==> flow/design.v <==
module alu_top (
    input             clk,
    input      [15:0] a,
    input      [15:0] b,
    input      [2:0]  opcode,
    input      [1:0]  mode,
    output reg [31:0] result,
    output reg        eq
);
    reg [15:0] a_q;
    reg [15:0] b_q;
    reg [2:0]  opcode_q;
    reg [1:0]  mode_q;
    wire [31:0] alu_out;
    wire        alu_eq;
    ALU u_alu (.a(a_q), .b(b_q), .opcode(opcode_q), .mode(mode_q),
               .outALU(alu_out), .eq(alu_eq));
    always @(posedge clk) begin
        a_q      <= a;
        b_q      <= b;
        opcode_q <= opcode;
        mode_q   <= mode;
        result   <= alu_out;
        eq       <= alu_eq;
    end
endmodule

`timescale 1ns / 1ps
module logic_unit(a,b,opcode,outlu,eq);
input [15:0] a;
input [15:0] b;
input [2:0] opcode;
output [31:0] outlu;
output eq;
reg [31:0] outlu;
reg eq;
always@(a,b,opcode)
begin
	case(opcode)
	3'b000: outlu = {16'h0000, (a & b)};
	3'b001: outlu = {16'h0000, (a | b)};
	3'b010: outlu = {16'h0000, (a ^ b)};
	3'b011: outlu = {16'h0000, (~ a)};	
	default outlu = 32'h00000000;
	endcase
end
always@(a,b)
begin
	if( a == b) begin
	eq = 1;
	end
	else begin
	eq = 0;
	end
end
endmodule
`timescale 1ns / 1ps
module arith(a,b,opcode,outau);
input [15:0] a;
input [15:0] b;
input [2:0] opcode;
output [31:0] outau;
reg [31:0] outau;
always@(a,b,opcode)
begin
	case(opcode)
	3'b000: outau = {16'h0000, a + b};
	3'b001: outau = a * b;
	3'b010: if (a > b) begin
		outau = a - b;
		end
		else begin
		outau = b - a;
		end
	3'b011: if (a > b) begin
		outau = (b == 16'h0000) ? 32'hFFFFFFFF : a / b;
		end
		else begin
		outau = (a == 16'h0000) ? 32'hFFFFFFFF : b / a;
		end
	3'b100: outau = a + 1;
	3'b101: outau = a - 1;
	default outau = 32'h00000000;
	endcase
end
endmodule
`timescale 1ns / 1ps
module crypto(a,opcode,outcu);
input [15:0] a;
input [2:0] opcode;
output reg [31:0] outcu;
integer i;
always@(a,opcode)
begin
	outcu = 32'h00000000;
	case(opcode)
    3'b000: outcu = (a>>1) ^ a;
    3'b001: begin
        for (i=0; i<16; i=i+1) begin
        outcu[i] = ^(a>>i);  
    end
    end
	default outcu = 32'h00000000;
	endcase
end   
endmodule
`timescale 1ns / 1ps
module ALU( a, b, opcode, mode, outALU, eq);
input [15:0] a;
input [15:0] b;
input [2:0] opcode;
input [1:0] mode;
output [31:0] outALU;
output  eq;
reg [31:0] outALU;
reg eq;
wire [31:0] outau;
wire [31:0] outlu;
wire [31:0] outcu;
wire teq;
arith a1 (.a(a), .b(b), .opcode(opcode), .outau(outau));
logic_unit l1 (.a(a), .b(b), .opcode(opcode), .outlu(outlu), .eq(teq));
crypto d1 (.a(a),.opcode(opcode), .outcu(outcu));
always@(*)
begin
	if(mode == 2'b00) begin
	outALU = outlu;
	end
	else if (mode == 2'b01) begin
	outALU = outau;
	end
	else if (mode == 2'b10) begin
	outALU = outcu;
	end
	else begin
	outALU = 32'h00000000;
	end
	eq = teq;
end
endmodule
Settings: LEC_CHECK=0, ABC_AREA=1, CAP_MARGIN=20, CORE_MARGIN=2, CORE_UTILIZATION=71, CTS_CLUSTER_DIAMETER=298, CTS_CLUSTER_SIZE=100, PLACE_DENSITY=0.36, SETUP_SLACK_MARGIN=5.0, SLEW_MARGIN=20, TNS_END_PERCENT=10; clock period 48.4 ns.
run.sh (not shown) runs the stock make flow with config.mk's settings and CLKGATE_MAP_FILE=.
The first run never finished: it broke off in 4_1_cts with DPL-0038.
Change:
Settings changed: ABC_AREA 1 to unset, CORE_UTILIZATION 71 to 64, CTS_CLUSTER_DIAMETER 298 to unset, CTS_CLUSTER_SIZE 100 to unset, PLACE_DENSITY 0.36 to unset, SETUP_SLACK_MARGIN 5.0 to unset, TNS_END_PERCENT 10 to unset.
Clock period 48.4 ns to 73.8 ns, I/O delays scaled along.
=>
- With this change the flow stopped in 5_1_grt (GRT-0116)
- area after synthesis fell by about 5.4%
- die size rises by 4.9%
- synthesized cell count came out lower by about 16%
Change:
Settings changed: ABC_AREA set to 0, CAP_MARGIN 20 to 15, CORE_UTILIZATION 64 to 72, CTS_CLUSTER_DIAMETER set to 339, CTS_CLUSTER_SIZE set to 32, MAX_ROUTING_LAYER set to met4, SETUP_SLACK_MARGIN set to 0.66, TNS_END_PERCENT set to 5.
After rerunning:
- This time the run stopped in 4_1_cts
- synthesized cell count does not change
- die size went down by roughly a tenth
- area after synthesis does not change
Change:
Settings changed: ABC_AREA 0 to 1, CAP_MARGIN 15 to 20, CTS_CLUSTER_DIAMETER 339 to 364, CTS_CLUSTER_SIZE 32 to unset, PLACE_DENSITY_LB_ADDON set to 0.2, SETUP_SLACK_MARGIN 0.66 to unset.
Clock period 73.8 ns to 83.8 ns, I/O delays scaled along.
=>
- This time the run produced a clean layout
- die size came out higher by 5.6%
- area after synthesis came out higher by 5.7%
- synthesized cell count came out higher by 19%
Change:
Settings changed: ABC_AREA 1 to unset, CTS_CLUSTER_DIAMETER 364 to unset, MAX_ROUTING_LAYER met4 to unset, PLACE_DENSITY set to 0.65, PLACE_DENSITY_LB_ADDON 0.2 to unset, TNS_END_PERCENT 5 to unset.
Clock period 83.8 ns to 77.7 ns, I/O delays scaled along.
Result: The new run never finished: it broke off in 4_1_cts on DPL-0038; die size fell by a few percent; synthesized cell count fell by about a fifth; area after synthesis fell by a few percent.

== tundra ==
RTL: the design.v shown in full above, as it stands there.
Settings: LEC_CHECK=0, ABC_AREA=1, CAP_MARGIN=15, CORE_ASPECT_RATIO=0.5, CORE_MARGIN=4, CORE_UTILIZATION=38, CTS_CLUSTER_DIAMETER=65, SETUP_SLACK_MARGIN=0.66, SLEW_MARGIN=20, TNS_END_PERCENT=85; clock period 50.3 ns.
In tundra the implementation ran to completion but is not tape-out ready, as the final checks report setup timing.
Here is what was changed in the inputs of fjord compared with tundra.
# tundra
export LEC_CHECK = 0
export ABC_AREA = 1
export CAP_MARGIN = 15
export CORE_ASPECT_RATIO = 0.5
export CORE_MARGIN = 4
export CORE_UTILIZATION = 38
export CTS_CLUSTER_DIAMETER = 65
export SETUP_SLACK_MARGIN = 0.66
export SLEW_MARGIN = 20
export TNS_END_PERCENT = 85
create_clock -name core_clock -period 50.3 [get_ports {clk}]
# fjord
export LEC_CHECK = 0
export ABC_AREA = 0
export CAP_MARGIN = 15
export CELL_PAD_IN_SITES_DETAIL_PLACEMENT = 2
export CELL_PAD_IN_SITES_GLOBAL_PLACEMENT = 2
export CORE_MARGIN = 4
export CORE_UTILIZATION = 65
export CTS_CLUSTER_DIAMETER = 356
export CTS_CLUSTER_SIZE = 24
export GPL_TIMING_DRIVEN = 0
export MAX_ROUTING_LAYER = met4
export PLACE_DENSITY_LB_ADDON = 0.0
export SETUP_SLACK_MARGIN = 0.66
export SLEW_MARGIN = 20
export TNS_END_PERCENT = 60
create_clock -name core_clock -period 50.3 [get_ports {clk}]
Findings:
Status(fjord) = ERROR, stage = global placement without I/O
Compared with tundra, in fjord floorplan utilization increased 28 points, die area decreased about 44%, simple-gate share of the synthesized area lost 8.7 points, sequential-to-total area share from yosys stat +0.21 points.
Between fjord and tundra, the count of flip-flops with a built-in enable after synthesis does not differ in any meaningful way.
The adder-cell area share of the yosys netlist of fjord exceeds that of tundra by 1.7 points.
Measured against tundra, the synthesized chip area reported by yosys of fjord comes out at 0.946 times the reference value.
Between tundra and fjord, the flow reports mapped cell area decreasing by a few percent.
Delta(number of standard-cell rows in the floorplan, fjord - tundra) > 0

// alu_top: RTL as listed in full above, without the edits since
clock: 73.8 ns
lec_check: 0
abc_area: 1
cap_margin: 15
core_margin: 2
core_utilization: 69
cts_cluster_diameter: 339
max_routing_layer: met4
setup_slack_margin: 0.66
slew_margin: 20
tns_end_percent: 5
The first run ran to the end with violations: negative setup slack.
Then changed:
==> flow/config.mk (replaced) <==
export PLATFORM = sky130hd
export DESIGN_NAME = alu_top
export DESIGN_NICKNAME = alu_top
export VERILOG_FILES = /design/flow/design.v
export SDC_FILE = /design/flow/constraint.sdc
export NUM_CORES = 4
export LEC_CHECK = 0
export CAP_MARGIN = 20
export CORE_MARGIN = 2
export CORE_UTILIZATION = 58
export SLEW_MARGIN = 20
The new run stopped in global routing (5_1_grt) with GRT-0232.
Synthesized area went down by 5.4%.
Die size went up by 12%.
Synthesized cell count went down by 16%.
Then changed:
--- a/flow/config.mk
+++ b/flow/config.mk
@@ -8,4 +8,4 @@
 export CAP_MARGIN = 20
 export CORE_MARGIN = 2
-export CORE_UTILIZATION = 58
+export CORE_UTILIZATION = 40
 export SLEW_MARGIN = 20
==> flow/constraint.sdc (replaced) <==
create_clock -name core_clock -period 90.0 [get_ports {clk}]
set_input_delay 18.0000 -clock core_clock [delete_from_list [all_inputs] [get_ports {clk}]]
set_output_delay 18.0000 -clock core_clock [all_outputs]
set_load 0.01 [all_outputs]
Outcome:
- This time the run finished with timing, DRC and antenna clean
- synthesized area is unchanged
- die area increases by 44%
- synthesized cell count stays the same
Then changed:
--- a/flow/config.mk
+++ b/flow/config.mk
@@ -6,6 +6,14 @@
 export NUM_CORES = 4
 export LEC_CHECK = 0
-export CAP_MARGIN = 20
-export CORE_MARGIN = 2
-export CORE_UTILIZATION = 40
-export SLEW_MARGIN = 20
+export CAP_MARGIN = 0
+export CELL_PAD_IN_SITES_DETAIL_PLACEMENT = 2
+export CORE_MARGIN = 5
+export CORE_UTILIZATION = 16
+export CTS_CLUSTER_DIAMETER = 339
+export CTS_CLUSTER_SIZE = 60
+export GPL_ROUTABILITY_DRIVEN = 1
+export GPL_TIMING_DRIVEN = 0
+export HOLD_SLACK_MARGIN = 0.23
+export MAX_ROUTING_LAYER = met4
+export SLEW_MARGIN = 35
+export TNS_END_PERCENT = 45
The changed run stopped in global routing (5_1_grt) (GRT-0116); synthesized cell count stays the same; synthesized area does not change; die area went up to 2.5 times its value.
Then changed:
==> flow/config.mk (replaced) <==
export PLATFORM = sky130hd
export DESIGN_NAME = alu_top
export DESIGN_NICKNAME = alu_top
export VERILOG_FILES = /design/flow/design.v
export SDC_FILE = /design/flow/constraint.sdc
export NUM_CORES = 4
export LEC_CHECK = 0
export ABC_AREA = 1
export CAP_MARGIN = 20
export CELL_PAD_IN_SITES_DETAIL_PLACEMENT = 2
export CELL_PAD_IN_SITES_GLOBAL_PLACEMENT = 2
export CORE_ASPECT_RATIO = 1.76
export CORE_MARGIN = 5
export CORE_UTILIZATION = 31
export CTS_CLUSTER_SIZE = 42
export GPL_ROUTABILITY_DRIVEN = 0
export PLACE_DENSITY = 0.81
export SLEW_MARGIN = 0
The changed run reached the layout checks and failed them: max-capacitance violations, max-slew violations.
Die size shrinks by well over a third.
Synthesized cell count grows by about a fifth.
Synthesized area grows by a few percent.
Then changed:
==> flow/config.mk (replaced) <==
export PLATFORM = sky130hd
export DESIGN_NAME = alu_top
export DESIGN_NICKNAME = alu_top
export VERILOG_FILES = /design/flow/design.v
export SDC_FILE = /design/flow/constraint.sdc
export NUM_CORES = 4
export LEC_CHECK = 0
export CAP_MARGIN = 20
export CELL_PAD_IN_SITES_DETAIL_PLACEMENT = 2
export CORE_MARGIN = 2
export CORE_UTILIZATION = 40
export SETUP_SLACK_MARGIN = 5.0
export SLEW_MARGIN = 20
export TNS_END_PERCENT = 45
Result: The new run stopped in clock tree synthesis (4_1_cts) with DPL-0033; die area goes down by 29%; area after synthesis goes down by 5.4%; synthesized cell count goes down by 16%.
